==> inputs of trial 26 <==
==> flow/design.v (excerpt) <==
module i16_biquad(
    input CLK, RST,
    input unsigned [15:0] A,
    output signed [15:0] B,
    input signed [15:0] b_0,
    input signed [15:0] b_1,
    input signed [15:0] b_2,
    input signed [15:0] a_1,
    input signed [15:0] a_2
);
make LEC_CHECK=0 CAP_MARGIN=20 CORE_ASPECT_RATIO=0.5 CORE_MARGIN=2 CORE_UTILIZATION=72 CTS_CLUSTER_SIZE=43 PLACE_DENSITY_LB_ADDON=0.2 SETUP_SLACK_MARGIN=3.38 SLEW_MARGIN=20 finish   # period 13.6 ns
run.sh (not shown) runs the stock make flow with config.mk's settings and CLKGATE_MAP_FILE=.
==> trial 34: changes against trial 26 <==
==> flow/config.mk (replaced) <==
export PLATFORM = sky130hd
export DESIGN_NAME = i16_biquad
export DESIGN_NICKNAME = i16_biquad
export VERILOG_FILES = /design/flow/design.v
export SDC_FILE = /design/flow/constraint.sdc
export NUM_CORES = 4
export LEC_CHECK = 0
export CAP_MARGIN = 20
export CORE_MARGIN = 2
export CORE_UTILIZATION = 59
export CTS_CLUSTER_SIZE = 97
export PLACE_DENSITY = 0.38
export SLEW_MARGIN = 20
export TNS_END_PERCENT = 35
==> flow/constraint.sdc (replaced) <==
create_clock -name core_clock -period 12.5 [get_ports {CLK}]
set_input_delay 2.5000 -clock core_clock [delete_from_list [all_inputs] [get_ports {CLK}]]
set_output_delay 2.5000 -clock core_clock [all_outputs]
set_load 0.01 [all_outputs]
==> build 19: changes against trial 26 <==
==> flow/config.mk (replaced) <==
export PLATFORM = sky130hd
export DESIGN_NAME = i16_biquad
export DESIGN_NICKNAME = i16_biquad
export VERILOG_FILES = /design/flow/design.v
export SDC_FILE = /design/flow/constraint.sdc
export NUM_CORES = 4
export LEC_CHECK = 0
export CAP_MARGIN = 20
export CORE_MARGIN = 2
export CORE_UTILIZATION = 72
export CTS_CLUSTER_DIAMETER = 27
export CTS_CLUSTER_SIZE = 25
export PLACE_DENSITY_LB_ADDON = 0.27
export SLEW_MARGIN = 20
==> flow/constraint.sdc (replaced) <==
create_clock -name core_clock -period 16.0 [get_ports {CLK}]
set_input_delay 3.2000 -clock core_clock [delete_from_list [all_inputs] [get_ports {CLK}]]
set_output_delay 3.2000 -clock core_clock [all_outputs]
set_load 0.01 [all_outputs]
==> run_results.csv <==
group,metric,value,unit
cells_and_area,logic_area,50300,um2
worst_setup_path,cp_data_required_time,13900,ps
final_timing,period_needed,14890,ps
final_timing,clock_skew,12.7,ps
cells_and_area,clock_area_share,0.481,%
floorplanning,rows,73,
placed_design,gp_congestion,0.996,
final_timing,layout_setup_ws,-1290,ps
status,status,"failed layout checks",
final_timing,final-setup-viol-count,49,
grt,track_usage,44.4,%
drt,dr_wl_met3,24600,um
worst_setup_path,arrival,15190,ps
status,so.violations,"setup timing",
cells_and_area,signal_buffers,733,
the above is filed under trial 26

==> run_results.csv <==
group,metric,value,unit
grt,track_usage,37.8,%
cells_and_area,signal_buffers,406,
final_timing,layout_setup_ws,275,ps
final_timing,period_needed,15730,ps
cells_and_area,clock_area_share,0.496,%
floorplanning,rows,103,
worst_setup_path,cp_data_required_time,16260,ps
cells_and_area,logic_area,48500,um2
drt,dr_wl_met3,12500,um
worst_setup_path,arrival,15990,ps
status,status,"finished clean",
final_timing,final-setup-viol-count,0,
the above is filed under build 19

==> run_results.csv <==
group,metric,value,unit
final_timing,period_needed,14620,ps
cells_and_area,signal_buffers,726,
final_timing,layout_setup_ws,-2120,ps
status,status,"failed layout checks",
worst_setup_path,arrival,14940,ps
placed_design,gp_congestion,0.889,
status,so.violations,"setup timing",
drt,dr_wl_met3,9260,um
final_timing,final-setup-viol-count,56,
the above is filed under trial 34


==> job 728: inputs <==
Starting RTL as in the previous note.
// i16_biquad
module i16_biquad(
    input CLK, RST,
    input unsigned [15:0] A,
    output signed [15:0] B,
    input signed [15:0] b_0,
    input signed [15:0] b_1,
    input signed [15:0] b_2,
    input signed [15:0] a_1,
    input signed [15:0] a_2
);
Settings: LEC_CHECK=0, CAP_MARGIN=15, CELL_PAD_IN_SITES_GLOBAL_PLACEMENT=2, CORE_ASPECT_RATIO=0.79, CORE_MARGIN=8, CORE_UTILIZATION=40, CTS_CLUSTER_DIAMETER=329, CTS_CLUSTER_SIZE=30, GPL_ROUTABILITY_DRIVEN=0, GPL_TIMING_DRIVEN=0, HOLD_SLACK_MARGIN=0.05, PLACE_DENSITY=0.89, SETUP_SLACK_MARGIN=1.32, SLEW_MARGIN=15; clock period 21.1 ns.
==> job 883 (differences from job 728) <==
CAP_MARGIN = 20   (was 15)
CELL_PAD_IN_SITES_DETAIL_PLACEMENT = 1   (was default)
CELL_PAD_IN_SITES_GLOBAL_PLACEMENT = default   (was 2)
CORE_ASPECT_RATIO = default   (was 0.79)
CORE_MARGIN = 2   (was 8)
CORE_UTILIZATION = 22   (was 40)
CTS_CLUSTER_DIAMETER = default   (was 329)
CTS_CLUSTER_SIZE = 11   (was 30)
GPL_ROUTABILITY_DRIVEN = default   (was 0)
GPL_TIMING_DRIVEN = default   (was 0)
HOLD_SLACK_MARGIN = default   (was 0.05)
PLACE_DENSITY = default   (was 0.89)
PLACE_DENSITY_LB_ADDON = 0.14   (was default)
SETUP_SLACK_MARGIN = default   (was 1.32)
SLEW_MARGIN = 30   (was 15)
==> flow/constraint.sdc (replaced) <==
create_clock -name core_clock -period 17.5 [get_ports {CLK}]
set_input_delay 3.5000 -clock core_clock [delete_from_list [all_inputs] [get_ports {CLK}]]
set_output_delay 3.5000 -clock core_clock [all_outputs]
set_load 0.01 [all_outputs]
==> out/results.md <==
| Quantity | Value | Unit |
| --- | --- | --- |
| Maximum fanout encountered on the critical timing path | 16 | - |
| Layout area overhead | 11.8 | % |
| Finished Layout Cells | 9510 | - |
| Cell row count | 187 | - |
| Final Skew | 21.8 | ps |
| GR Util met1 | 20.5 | % |
| Critical Path Stages | 50 | - |
| Hold slack final | 616 | ps |
| Required @ worst endpoint | 17820 | ps |
| Maximum number of pins on one net before global-route repair | 41 | - |
| Layout Cell Area excl Fill | 64200 | um2 |
| Run status | complete, no violations | - |
the above is filed under job 883

==> out/results.md <==
| Quantity | Value | Unit |
| --- | --- | --- |
| Hold slack final | 684 | ps |
| Layout area overhead | 7.05 | % |
| Critical Path Stages | 44 | - |
| GR Util met1 | 35.3 | % |
| Layout Cell Area excl Fill | 61500 | um2 |
| Finished Layout Cells | 8030 | - |
| Run status | complete, no violations | - |
| Maximum number of pins on one net before global-route repair | 42 | - |
| Maximum fanout encountered on the critical timing path | 10 | - |
the above is filed under job 728


==> exp/nickel: inputs <==
Starting RTL as in the previous note.
make LEC_CHECK=0 CAP_MARGIN=10 CELL_PAD_IN_SITES_DETAIL_PLACEMENT=2 CORE_ASPECT_RATIO=1.79 CORE_MARGIN=9 CORE_UTILIZATION=39 CTS_CLUSTER_DIAMETER=335 CTS_CLUSTER_SIZE=88 GPL_ROUTABILITY_DRIVEN=0 GPL_TIMING_DRIVEN=1 SETUP_SLACK_MARGIN=2.27 SLEW_MARGIN=35 TNS_END_PERCENT=40 finish   # period 10.1 ns
==> exp/xenon: changes against exp/nickel <==
Settings changed: CAP_MARGIN 10 to 20, CELL_PAD_IN_SITES_DETAIL_PLACEMENT 2 to not set, CORE_ASPECT_RATIO 1.79 to not set, CORE_MARGIN 9 to 2, CORE_UTILIZATION 39 to 65, CTS_CLUSTER_DIAMETER 335 to 27, CTS_CLUSTER_SIZE 88 to not set, GPL_ROUTABILITY_DRIVEN 0 to not set, GPL_TIMING_DRIVEN 1 to not set, SETUP_SLACK_MARGIN 2.27 to not set, SLEW_MARGIN 35 to 20, TNS_END_PERCENT 40 to not set.
==> flow/constraint.sdc (replaced) <==
create_clock -name core_clock -period 16.0 [get_ports {CLK}]
set_input_delay 3.2000 -clock core_clock [delete_from_list [all_inputs] [get_ports {CLK}]]
set_output_delay 3.2000 -clock core_clock [all_outputs]
set_load 0.01 [all_outputs]
==> exp/umber: changes against exp/nickel <==
Settings changed: CAP_MARGIN 10 to 20, CELL_PAD_IN_SITES_DETAIL_PLACEMENT 2 to not set, CORE_ASPECT_RATIO 1.79 to not set, CORE_MARGIN 9 to 2, CORE_UTILIZATION 39 to 40, CTS_CLUSTER_DIAMETER 335 to not set, CTS_CLUSTER_SIZE 88 to not set, GPL_ROUTABILITY_DRIVEN 0 to not set, GPL_TIMING_DRIVEN 1 to not set, SETUP_SLACK_MARGIN 2.27 to not set, SLEW_MARGIN 35 to 20, TNS_END_PERCENT 40 to not set.
==> flow/constraint.sdc (replaced) <==
create_clock -name core_clock -period 15.8 [get_ports {CLK}]
set_input_delay 3.1600 -clock core_clock [delete_from_list [all_inputs] [get_ports {CLK}]]
set_output_delay 3.1600 -clock core_clock [all_outputs]
set_load 0.01 [all_outputs]
==> exp/tundra: changes against exp/nickel <==
Settings changed: CAP_MARGIN 10 to 5, CELL_PAD_IN_SITES_DETAIL_PLACEMENT 2 to not set, CORE_ASPECT_RATIO 1.79 to not set, CORE_MARGIN 9 to 2, CORE_UTILIZATION 39 to 72, CTS_CLUSTER_DIAMETER 335 to 359, CTS_CLUSTER_SIZE 88 to 31, GPL_ROUTABILITY_DRIVEN 0 to not set, GPL_TIMING_DRIVEN 1 to not set, SETUP_SLACK_MARGIN 2.27 to -0.87, SLEW_MARGIN 35 to 20, TNS_END_PERCENT 40 to not set.
==> flow/constraint.sdc (replaced) <==
create_clock -name core_clock -period 12.1 [get_ports {CLK}]
set_input_delay 2.4200 -clock core_clock [delete_from_list [all_inputs] [get_ports {CLK}]]
set_output_delay 2.4200 -clock core_clock [all_outputs]
set_load 0.01 [all_outputs]
==> comparison table <==
Detail-routed via count per cell: exp/umber 4.77; exp/xenon 5.40; exp/tundra 5.52; exp/nickel -
Kind of end point of the critical path: exp/umber flop; exp/xenon flop; exp/tundra flop; exp/nickel -
Area after detailed placement: exp/umber 64100 um^2; exp/xenon 62700 um^2; exp/tundra 63700 um^2; exp/nickel 66200 um^2
Wire length the detailed router placed on met1: exp/umber 64100 um; exp/xenon 58900 um; exp/tundra 53200 um; exp/nickel -
RR Startpoint: exp/umber DELAY_1.READ[15]; exp/xenon DELAY_1.READ[8]; exp/tundra DELAY_1.READ[8]; exp/nickel -
Status: exp/umber complete, no violations; exp/xenon complete, no violations; exp/tundra finished with violations; exp/nickel stopped before the end
Last stage reached: exp/umber -; exp/xenon -; exp/tundra -; exp/nickel global routing
Violated checks: exp/umber -; exp/xenon -; exp/tundra negative setup slack; exp/nickel -
Final Hold Slack: exp/umber 0.622 ns; exp/xenon 0.606 ns; exp/tundra 0.693 ns; exp/nickel -
Fin util: exp/umber 45.8%; exp/xenon 73.1%; exp/tundra 84.1%; exp/nickel -
Wirelength per Cell: exp/umber 18.4 um; exp/xenon 20.3 um; exp/tundra 19.6 um; exp/nickel -
Non-filler instance count after layout: exp/umber 8337; exp/xenon 7539; exp/tundra 7545; exp/nickel -
Startpoint types: exp/umber input pin; exp/xenon input pin; exp/tundra input pin; exp/nickel -
Met2 routed wirelength: exp/umber 77400 um; exp/xenon 74600 um; exp/tundra 74400 um; exp/nickel -
Number of cells on the worst hold path: exp/umber 2; exp/xenon 2; exp/tundra 2; exp/nickel -
Slew @ Worst Pin: exp/umber 1.12 ns; exp/xenon 1.11 ns; exp/tundra 1.10 ns; exp/nickel -
Final Wtd Congestion: exp/umber 0.870; exp/xenon 0.955; exp/tundra 0.921; exp/nickel -
DRT antenna net count: exp/umber 0; exp/xenon 0; exp/tundra 0; exp/nickel -
Logic area: exp/umber 48600 um^2; exp/xenon 48700 um^2; exp/tundra 50000 um^2; exp/nickel -
Setup fix buffers added after clock tree synthesis: exp/umber 13; exp/xenon 11; exp/tundra 101; exp/nickel 123
Net total in the final layout: exp/umber 8548; exp/xenon 8495; exp/tundra 8619; exp/nickel -
OpenROAD warning count: exp/umber 31; exp/xenon 33; exp/tundra 35; exp/nickel -
Cell area after layout: exp/umber 65500 um^2; exp/xenon 64300 um^2; exp/tundra 66400 um^2; exp/nickel -
Classification of the worst-slack hold path: exp/umber flop to flop; exp/xenon flop to flop; exp/tundra flop to flop; exp/nickel -

==> build 8: inputs <==
Starting RTL as in the previous note.
export LEC_CHECK = 0
export ABC_AREA = 1
export CAP_MARGIN = 20
export CORE_ASPECT_RATIO = 0.5
export CORE_MARGIN = 2
export CORE_UTILIZATION = 72
export CTS_CLUSTER_DIAMETER = 242
export CTS_CLUSTER_SIZE = 99
export HOLD_SLACK_MARGIN = 0.3
export PLACE_DENSITY = 0.41
export SLEW_MARGIN = 20
export TNS_END_PERCENT = 10
create_clock -name core_clock -period 9.14 [get_ports {CLK}]
==> build 1 (differences from build 8) <==
--- a/flow/config.mk
+++ b/flow/config.mk
@@ -7,12 +7,11 @@
 export LEC_CHECK = 0
 export ABC_AREA = 1
 export CAP_MARGIN = 20
-export CORE_ASPECT_RATIO = 0.5
+export CORE_ASPECT_RATIO = 1.47
 export CORE_MARGIN = 2
 export CORE_UTILIZATION = 72
 export CTS_CLUSTER_DIAMETER = 242
 export CTS_CLUSTER_SIZE = 99
-export HOLD_SLACK_MARGIN = 0.3
 export PLACE_DENSITY = 0.41
 export SLEW_MARGIN = 20
 export TNS_END_PERCENT = 10
==> results <==
- Build 1 did not get past 5_1_grt (GRT-0116). Build 8 produced a layout that fails on negative setup slack.
- In die size, build 1 and build 8 hardly differ.
- In area after synthesis, build 1 and build 8 do not differ.
- In synthesized cell count, build 1 and build 8 do not differ.

==> inputs of indigo <==
i16_biquad again, from the RTL that the note above started with.
==> flow/design.v (excerpt) <==
module i16_biquad(
    input CLK, RST,
    input unsigned [15:0] A,
    output signed [15:0] B,
    input signed [15:0] b_0,
    input signed [15:0] b_1,
    input signed [15:0] b_2,
    input signed [15:0] a_1,
    input signed [15:0] a_2
);
Settings: LEC_CHECK=0, CAP_MARGIN=20, CORE_ASPECT_RATIO=0.71, CORE_MARGIN=2, CORE_UTILIZATION=72, CTS_CLUSTER_SIZE=71, GPL_ROUTABILITY_DRIVEN=1, GPL_TIMING_DRIVEN=1, HOLD_SLACK_MARGIN=0.26, PLACE_DENSITY_LB_ADDON=0.01, SETUP_SLACK_MARGIN=2.55, SLEW_MARGIN=20, TNS_END_PERCENT=80; clock period 10.2 ns.
==> juniper: changes against indigo <==
- CORE_ASPECT_RATIO: 0.71 -> default
- CTS_CLUSTER_DIAMETER: default -> 27
- CTS_CLUSTER_SIZE: 71 -> 25
- GPL_ROUTABILITY_DRIVEN: 1 -> default
- GPL_TIMING_DRIVEN: 1 -> default
- HOLD_SLACK_MARGIN: 0.26 -> default
- PLACE_DENSITY_LB_ADDON: 0.01 -> 0.25
- SETUP_SLACK_MARGIN: 2.55 -> default
- TNS_END_PERCENT: 80 -> default
==> flow/constraint.sdc (replaced) <==
create_clock -name core_clock -period 16.0 [get_ports {CLK}]
set_input_delay 3.2000 -clock core_clock [delete_from_list [all_inputs] [get_ports {CLK}]]
set_output_delay 3.2000 -clock core_clock [all_outputs]
set_load 0.01 [all_outputs]
==> lagoon: changes against indigo <==
- CORE_ASPECT_RATIO: 0.71 -> default
- CORE_UTILIZATION: 72 -> 40
- CTS_CLUSTER_SIZE: 71 -> default
- GPL_ROUTABILITY_DRIVEN: 1 -> default
- GPL_TIMING_DRIVEN: 1 -> default
- HOLD_SLACK_MARGIN: 0.26 -> default
- PLACE_DENSITY_LB_ADDON: 0.01 -> default
- SETUP_SLACK_MARGIN: 2.55 -> default
- TNS_END_PERCENT: 80 -> default
==> flow/constraint.sdc (replaced) <==
create_clock -name core_clock -period 16.0 [get_ports {CLK}]
set_input_delay 3.2000 -clock core_clock [delete_from_list [all_inputs] [get_ports {CLK}]]
set_output_delay 3.2000 -clock core_clock [all_outputs]
set_load 0.01 [all_outputs]
==> maple: changes against indigo <==
- CAP_MARGIN: 20 -> 5
- CORE_ASPECT_RATIO: 0.71 -> default
- CTS_CLUSTER_DIAMETER: default -> 359
- CTS_CLUSTER_SIZE: 71 -> 31
- GPL_ROUTABILITY_DRIVEN: 1 -> default
- GPL_TIMING_DRIVEN: 1 -> default
- HOLD_SLACK_MARGIN: 0.26 -> default
- PLACE_DENSITY_LB_ADDON: 0.01 -> default
- SETUP_SLACK_MARGIN: 2.55 -> -0.87
- TNS_END_PERCENT: 80 -> default
==> flow/constraint.sdc (replaced) <==
create_clock -name core_clock -period 11.8 [get_ports {CLK}]
set_input_delay 2.3600 -clock core_clock [delete_from_list [all_inputs] [get_ports {CLK}]]
set_output_delay 2.3600 -clock core_clock [all_outputs]
set_load 0.01 [all_outputs]
==> comparison table <==
|  | indigo | juniper | maple | lagoon |
|---|---|---|---|---|
| Outcome | failed layout checks | timing/DRC/antenna clean | failed layout checks | timing/DRC/antenna clean |
| Reasons for failing layout checks | negative setup slack | - | negative setup slack | - |
| Die height | 242.0 um | 286.5 um | 286.5 um | 383.0 um |
| First-pass GRT wire length | 263,800 um | 237,300 um | 243,300 um | 250,100 um |
| Pre-CTS worst setup slack | -5224 ps | -712.1 ps | -3867 ps | -600.6 ps |
| Number of logged tool warnings | 33 | 30 | 35 | 30 |
| Clock insertion delay at the later pin of the skew report | 400 ps | 390 ps | 400 ps | 390 ps |
| Worst path arrival time | 14,640 ps | 15,990 ps | 14,730 ps | 15,940 ps |
| Total stage count of the critical path | 53 | 46 | 47 | 49 |
| Core ar. | 79,250 um^2 | 79,000 um^2 | 79,000 um^2 | 143,100 um^2 |
| Count of instances resized after the clock tree is built | 541 | 10 | 193 | 7 |
| Least-Margin Pin Slew | 790.8 ps | 1120 ps | 1082 ps | 1165 ps |
| Multi-input comb cells | 3,878 | 3,880 | 3,878 | 3,878 |
| Met2 wire len | 78,210 um | 73,020 um | 75,560 um | 77,840 um |
| Portion of the layout cell area used by clock cells | 0.4481% | 0.4776% | 0.5000% | 0.4688% |
| Post-DR wirelength/cell | 21.43 um | 19.86 um | 19.86 um | 18.61 um |
| Final setup violating endpoints | 81 | 0 | 75 | 0 |
| Final Instance Count excl. Fillers | 7,777 | 7,265 | 7,524 | 8,285 |
| Detailed Routing Iterations Pass 1 | 8 | 6 | 5 | 6 |
| Die outline width | 339.2 um | 286.5 um | 286.5 um | 383.0 um |
| Non-Clock Buffer Count | 907 | 415 | 677 | 582 |
| Num tapcells | 1,068 | 1,050 | 1,050 | 1,903 |
| Post-CTS repair timing setup buffer count | 133 | 8 | 35 | 0 |
| DIE AREA | 82,100 um^2 | 82,070 um^2 | 82,070 um^2 | 146,700 um^2 |
| Worst-case reg-to-reg path depth | 46 | 43 | 43 | 42 |
| Drt total wl | 166,700 um | 144,300 um | 149,400 um | 154,200 um |
| Clk_skew | 8.295 ps | 5.904 ps | 10.44 ps | 15.77 ps |
